==> run a: inputs <==
==> flow/design.v <==
`timescale 1ns / 1ps
module key_debounce #(  
   parameter	DELAY_TIME = 250_000  
)(
		input wire	clk,		
		input wire  rstn,
		input wire	key_in,		
		output reg 	press_on			
);
reg		key_in_r0;		
reg		key_in_r1;		
reg 		key_in_nedge;		
reg	[$clog2(DELAY_TIME)-1:0]delay_cnt;		
reg		delay_flag;		 
always @(posedge clk or negedge rstn)
begin
    if(rstn == 1'b0) begin
        key_in_r0 <= 1'b0	;	
        key_in_r1 <= 1'b0	;	
    end
    else begin
       key_in_r0 <= key_in;
	   key_in_r1 <= key_in_r0;
    end
end
always @(posedge clk or negedge rstn)
begin
    if(rstn == 1'b0) begin
        key_in_nedge <= 1'b0;               
    end
    else begin
        key_in_nedge <= ~key_in_r0 & key_in_r1;
    end 
end
always @(posedge clk or negedge rstn)
begin
    if(rstn == 1'b0) begin
        delay_cnt  <= 'd0;	
    end
    else begin
        if((delay_flag == 1) && (delay_cnt == DELAY_TIME - 1))
				delay_cnt <= 0;
        else if ((delay_flag == 1) && (delay_cnt < DELAY_TIME - 1))
            delay_cnt <= delay_cnt + 1;
        else  
				delay_cnt <= 0;
    end
end
always @(posedge clk or negedge rstn)
begin
    if(rstn == 1'b0) begin
	 delay_flag <= 1'b0;		 
    end
    else begin
        if(key_in_nedge) begin	 
				delay_flag <= 1'b1;	 
        end
        else if (delay_cnt == DELAY_TIME - 1) begin
            delay_flag <= 1'b0;
        end
        else
            delay_flag <= delay_flag;
    end
end
always @(posedge clk or negedge rstn)
begin
    if(rstn == 1'b0) begin
        press_on <= 1'b0;
    end
    else begin
        if((delay_cnt == DELAY_TIME - 1) && (delay_flag == 1'b1)) begin		 
		    press_on <= 1'b1;
        end
        else begin
            press_on <= 1'b0;
        end
    end
end
endmodule
`timescale 1ns / 1ps
module Display(
    input	wire	clk,   
    input   wire  rstn,
    input	wire	[3:0]  sw_in,  
    input   wire  [2:0]  press_on,
    output	wire	[1:0]  reg_ab, 
    output  wire  [7:0]  led_time,
    output	wire 	[3:0]  seg_data_1, 
	 output	wire 	[3:0]  seg_data_2 
    );
localparam COUNT_1S = 12048;  
localparam Quarter_Time = 60; 	 
localparam Quarter_Time_rest = 10;	 
wire clk1h;
reg [13:0] counter ; 
reg [13:0] Qcounter ;
reg [6:0] scorer_A ; 
reg [6:0] scorer_B ; 
reg [6:0] Quarter_Time_Down ;	 
reg [2:0] Quarter_Time_rest_Down ;  
reg [4:0] AttackT_A ; 
reg [4:0] AttackT_B; 
reg [1:0] reg_ab_reg;
reg [7:0] led_time_reg ;
reg [3:0] seg_data_1_reg;
reg [3:0] seg_data_2_reg;
reg [1:0] DownCNT;	 
reg [6:0] countA_1;	 
reg [6:0] countA_2;	 
reg [6:0] countA_3;	 
reg [6:0] countB_1;	 
reg [6:0] countB_2;	 
reg [6:0] countB_3;	 
always @(posedge clk or negedge rstn)
begin
    if(rstn == 1'b0) begin	 
       led_time_reg <= 8'b0000_0000; 
       Qcounter <= 'd0; 
	    Quarter_Time_Down <= Quarter_Time;	
		 Quarter_Time_rest_Down <= Quarter_Time_rest;
	    DownCNT <= 'd0;
    end
    else begin
        if(Qcounter == COUNT_1S - 1) begin  
            Qcounter <= 'd0;
				if(Quarter_Time_Down == 0) begin        
						if(DownCNT == 2'd3) begin
						   DownCNT <= 2'd3;
							Quarter_Time_Down <=  0;
							Quarter_Time_rest_Down <= 0;
							led_time_reg <= {led_time_reg[5:0],1'b1,1'b1}; 
						end
						else begin
							if(Quarter_Time_rest_Down == 0)begin
								DownCNT <= DownCNT + 1'b1;
								Quarter_Time_Down <=  Quarter_Time;
								Quarter_Time_rest_Down <= Quarter_Time_rest;
								led_time_reg <= {led_time_reg[5:0],1'b1,1'b1}; 
							end
							else begin
								Quarter_Time_rest_Down <= Quarter_Time_rest_Down -1'b1;
							end
						end
				 end
				 else begin
					 Quarter_Time_Down <= Quarter_Time_Down - 1'b1;
				 end
        end
        else begin
           Qcounter <= Qcounter + 1; 
        end 
    end
end 
always @(posedge clk or negedge rstn)
begin
    if(rstn == 1'b0) begin
        scorer_A <= 'd0; 
        scorer_B <= 'd0; 
		  countA_1 <= 'd0;countA_2 <= 'd0;countA_3 <= 'd0;
		  countB_1 <= 'd0;countB_2 <= 'd0;countB_3 <= 'd0;
	 end
    else begin
        case(sw_in[3:1])
            3'b011:begin  
              case(press_on)  
                3'b001: begin
                    scorer_A <= scorer_A + 1;
						  countA_1 <= countA_1 + 1;
                end 
                3'b010: begin
                    scorer_A <= scorer_A + 2;
						  countA_2 <= countA_2 + 1;
                end 
                3'b100: begin
                    scorer_A <= scorer_A + 3;
						  countA_3 <= countA_3 + 1;
					 end
                default:begin
                    scorer_A <= scorer_A; 
                end
              endcase  
            end
            3'b111:begin  
               case(press_on)
                3'b001: begin
                    scorer_B <= scorer_B + 1;
						  countB_1 <= countB_1 + 1;
                end 
                3'b010: begin
                    scorer_B <= scorer_B + 2;
						  countB_2 <= countB_2 + 1;
                end 
                3'b100: begin
                    scorer_B <= scorer_B + 3;
						  countB_3 <= countB_3 + 1;
                end
                default:begin
                    scorer_B <= scorer_B; 
                end
              endcase     
            end			 
            default:begin
                scorer_A <= scorer_A; 
                scorer_B <= scorer_B; 
            end
        endcase
    end
end
always @(posedge clk or negedge rstn)
begin
    if(rstn == 1'b0) begin
        AttackT_A <= 5'd24;
        AttackT_B <= 5'd24;
        counter <=  'd0;
    end
    else begin
        case(sw_in[3:1])
		3'b000:begin    
              if(sw_in[0] == 1'b1) begin 
                    if(counter == COUNT_1S - 1) begin  
                            counter <= 'd0;
									 if(AttackT_A == 0) begin  
                                AttackT_A <= 0 ;
                            end
                            else begin
                               AttackT_A <= AttackT_A - 1'b1;
                            end
                    end
                    else begin
                       counter <= counter + 1;
                    end
             end
             else begin   
                counter <= counter;
             end   
		end
		3'b001:begin  
              if(sw_in[0] == 1'b1) begin  
                    if(counter == COUNT_1S - 1) begin  
                            counter <= 'd0;
                            if(AttackT_B == 0) begin 
                                AttackT_B <= 0 ;
                            end
                            else begin
                               AttackT_B <= AttackT_B - 1'b1;
                            end
                    end
                    else begin
                       counter <= counter + 1;
                    end
             end
             else begin   
                counter <= counter;
             end
		end
		3'b011:begin  
           counter <=  counter;
           AttackT_A <= AttackT_A;
		     AttackT_B <= AttackT_B;
		end
		3'b111:begin  
		     counter <=  counter;
           AttackT_A <= AttackT_A;
		     AttackT_B <= AttackT_B;
		end	
		default:begin
            counter <=  'd0;
            AttackT_A <= 5'd24;
		      AttackT_B <= 5'd24;
	    end
	   endcase
    end
end
always @(posedge clk or negedge rstn)
begin
    if(rstn == 1'b0) begin
		  seg_data_1_reg <= 4'd16; 
        seg_data_2_reg <= 4'd16;
		  reg_ab_reg <= 2'b11;
    end
    else begin
        case(sw_in[3:1])
		3'b000:begin    
            seg_data_2_reg <= AttackT_A%10; 
            seg_data_1_reg <= AttackT_A/10; 
			reg_ab_reg <= 2'b10;
		end
		3'b001:begin  
            seg_data_2_reg <= AttackT_B%10;
            seg_data_1_reg <= AttackT_B/10;
			reg_ab_reg <= 2'b01;
		end
		3'b011:begin  
            seg_data_2_reg <= scorer_A%10;
            seg_data_1_reg <= scorer_A/10;
			reg_ab_reg <= 2'b10;
		end
		3'b111:begin  
				seg_data_2_reg <= scorer_B%10;
				seg_data_1_reg <= scorer_B/10;
		   reg_ab_reg <= 2'b01;
		end			 
		3'b110:begin   
				if(Quarter_Time_Down == 0)begin
					seg_data_2_reg <= Quarter_Time_rest_Down%10;
					seg_data_1_reg <= Quarter_Time_rest_Down/10;end
				else begin
					seg_data_2_reg <= Quarter_Time_Down%10;
					seg_data_1_reg <= Quarter_Time_Down/10;end
		    reg_ab_reg <= 2'b00;
		end
		3'b100:begin   
            if(scorer_A > scorer_B) begin
					seg_data_2_reg <= 4'd10;   
					seg_data_1_reg <= scorer_A-scorer_B;   
					reg_ab_reg <= 2'b10;
			   end
				else if(scorer_A < scorer_B) begin
					seg_data_2_reg <= 4'd11;   
					seg_data_1_reg <= scorer_B-scorer_A;   
					reg_ab_reg <= 2'b01;
			   end 
				else begin	 
					seg_data_2_reg <= 4'd00;  
					seg_data_1_reg <= 4'd00;   
					reg_ab_reg <= 2'b00;
				end
		end
	   3'b010:begin
		case(press_on)	 
				3'b001:begin
					seg_data_2_reg <= countA_1%10;
					seg_data_1_reg <= countA_1/10;end
				3'b010:begin
					seg_data_2_reg <= countA_2%10;
					seg_data_1_reg <= countA_2/10;end
				3'b100:begin
					seg_data_2_reg <= countA_3%10;
					seg_data_1_reg <= countA_3/10;end
				endcase
		end
		3'b101:begin
				case(press_on)
				3'b001:begin
					seg_data_2_reg <= countB_1%10;
					seg_data_1_reg <= countB_1/10;end
				3'b010:begin
					seg_data_2_reg <= countB_2%10;
					seg_data_1_reg <= countB_2/10;end
				3'b100:begin
					seg_data_2_reg <= countB_3%10;
					seg_data_1_reg <= countB_3/10;end
				endcase
		end
		default:begin  
			seg_data_2_reg <= 4'd16;
			seg_data_1_reg <= 4'd16;
			reg_ab_reg <= 2'b11;
	    end
	endcase
    end
end    
assign reg_ab = reg_ab_reg;  
assign led_time = led_time_reg;
assign seg_data_1 = seg_data_1_reg;
assign seg_data_2 = seg_data_2_reg;
endmodule
`timescale 1ns / 1ps
module segment(
    input  [3:0] seg_data_1,
    input  [3:0] seg_data_2,
    output [8:0] seg_led_1,
    output [8:0] seg_led_2
);
function [8:0] seg;
    input [3:0] d;
    begin
        case (d)
            4'd0:  seg = 9'h3f;
            4'd1:  seg = 9'h06;
            4'd2:  seg = 9'h5b;
            4'd3:  seg = 9'h4f;
            4'd4:  seg = 9'h66;
            4'd5:  seg = 9'h6d;
            4'd6:  seg = 9'h7d;
            4'd7:  seg = 9'h07;
            4'd8:  seg = 9'h7f;
            4'd9:  seg = 9'h6f;
            4'd10: seg = 9'h77;  
            4'd11: seg = 9'h7c;  
            4'd12: seg = 9'h39;
            4'd13: seg = 9'h5e;
            4'd14: seg = 9'h79;
            default: seg = 9'h71;
        endcase
    end
endfunction
assign seg_led_1 = seg(seg_data_1);
assign seg_led_2 = seg(seg_data_2);
endmodule
`timescale 1ns / 1ps
module BallCompetition(
    input	wire clk,					 
    input   wire rstn,					 
    input	wire	[3:0]  sw_in,  	 
    input   wire  [2:0]  key_in,		 
    output	wire	[1:0]  reg_ab,  	 
    output  wire  [7:0]  led_time,	 
    output  [8:0]  seg_led_1,			 
	 output  [8:0]  seg_led_2			 
);
	localparam DelayTime = 250;   
   wire [2:0]	press_on;				 
	wire [3:0] seg_data_1;				 
	wire [3:0] seg_data_2;				 
    key_debounce	 
    #(.DELAY_TIME  (DelayTime))  
    key0
    (
		.clk(clk),		            
      .rstn(rstn),
      .key_in(key_in[0]),		
      .press_on(press_on[0])	       
    );
    key_debounce
    #(.DELAY_TIME  (DelayTime))  
    key1
    (
      .clk(clk),		           
      .rstn(rstn),
      .key_in(key_in[1]),		
      .press_on(press_on[1])	       
    );
    key_debounce
    #(.DELAY_TIME  (DelayTime))  
    key2
    (
      .clk(clk),		            
      .rstn(rstn),
      .key_in(key_in[2]),		
      .press_on(press_on[2])	      
    ); 
    Display u_Display(
      .clk(clk),  
      .rstn(rstn),
      .sw_in(sw_in),  
      .press_on(press_on),
      .reg_ab(reg_ab), 
      .led_time(led_time),
      .seg_data_1(seg_data_1),  
      .seg_data_2(seg_data_2)      
    );
    segment u_segment(
   .seg_data_1  (seg_data_1),	
	.seg_data_2  (seg_data_2),		
	.seg_led_1   (seg_led_1),		
	.seg_led_2	 (seg_led_2)
    );
endmodule
==> flow/run.sh <==
#!/bin/bash
# the make line also repeats each setting of config.mk as NAME=value (left out here)
make -C /OpenROAD-flow-scripts/flow DESIGN_CONFIG=/design/flow/config.mk WORK_HOME=/design/flow/orfs CLKGATE_MAP_FILE= finish
==> flow/config.mk <==
export PLATFORM = sky130hd
export DESIGN_NAME = BallCompetition
export DESIGN_NICKNAME = BallCompetition
export VERILOG_FILES = /design/flow/design.v
export SDC_FILE = /design/flow/constraint.sdc
export NUM_CORES = 4
export LEC_CHECK = 0
export ABC_AREA = 1
export CAP_MARGIN = 20
export CORE_ASPECT_RATIO = 1.08
export CORE_MARGIN = 2
export CORE_UTILIZATION = 72
export CTS_CLUSTER_DIAMETER = 393
export CTS_CLUSTER_SIZE = 15
export MAX_ROUTING_LAYER = met5
export PLACE_DENSITY_LB_ADDON = 0.24
export SETUP_SLACK_MARGIN = -0.15
export SLEW_MARGIN = 20
export TNS_END_PERCENT = 45
==> flow/constraint.sdc <==
create_clock -name core_clock -period 4.37 [get_ports {clk}]
set_input_delay 0.8740 -clock core_clock [delete_from_list [all_inputs] [get_ports {clk}]]
set_output_delay 0.8740 -clock core_clock [all_outputs]
set_load 0.01 [all_outputs]
==> inputs of run b, as changes to run a <==
- ABC_AREA: 1 -> default
- CORE_ASPECT_RATIO: 1.08 -> default
- CORE_UTILIZATION: 72 -> 27
- CTS_CLUSTER_DIAMETER: 393 -> default
- CTS_CLUSTER_SIZE: 15 -> default
- MAX_ROUTING_LAYER: met5 -> default
- PLACE_DENSITY_LB_ADDON: 0.24 -> default
- SETUP_SLACK_MARGIN: -0.15 -> default
- TNS_END_PERCENT: 45 -> default
==> flow/constraint.sdc (replaced) <==
create_clock -name core_clock -period 7.86 [get_ports {clk}]
set_input_delay 1.5720 -clock core_clock [delete_from_list [all_inputs] [get_ports {clk}]]
set_output_delay 1.5720 -clock core_clock [all_outputs]
set_load 0.01 [all_outputs]
==> inputs of run c, as changes to run a <==
- CAP_MARGIN: 20 -> 5
- CORE_ASPECT_RATIO: 1.08 -> default
- CORE_UTILIZATION: 72 -> 71
- CTS_CLUSTER_DIAMETER: 393 -> 27
- CTS_CLUSTER_SIZE: 15 -> default
- MAX_ROUTING_LAYER: met5 -> default
- PLACE_DENSITY_LB_ADDON: 0.24 -> default
- SETUP_SLACK_MARGIN: -0.15 -> 1.12
- TNS_END_PERCENT: 45 -> default
==> notes <==
- Run b ran to the end with no violations. Run a reached the layout checks and failed them: setup timing. Run c aborted during global routing (5_1_grt), error GRT-0232.
- In run a the clock power is larger than in run b, by 80%.
- Sequential power: run b is smaller than run a (45%).
- Flip-flop count is the same in run a and run b.
- Of run b and run a, run b has the higher clock skew (gap 8.1 ps).
- In run b the core utilization is lower than in run a, by 60 points.
- Between run b and run a, the lower sequential share of layout area is in run a (gap 3.4 points).
No activity file was given, so power comes from the tool's default toggle rates.
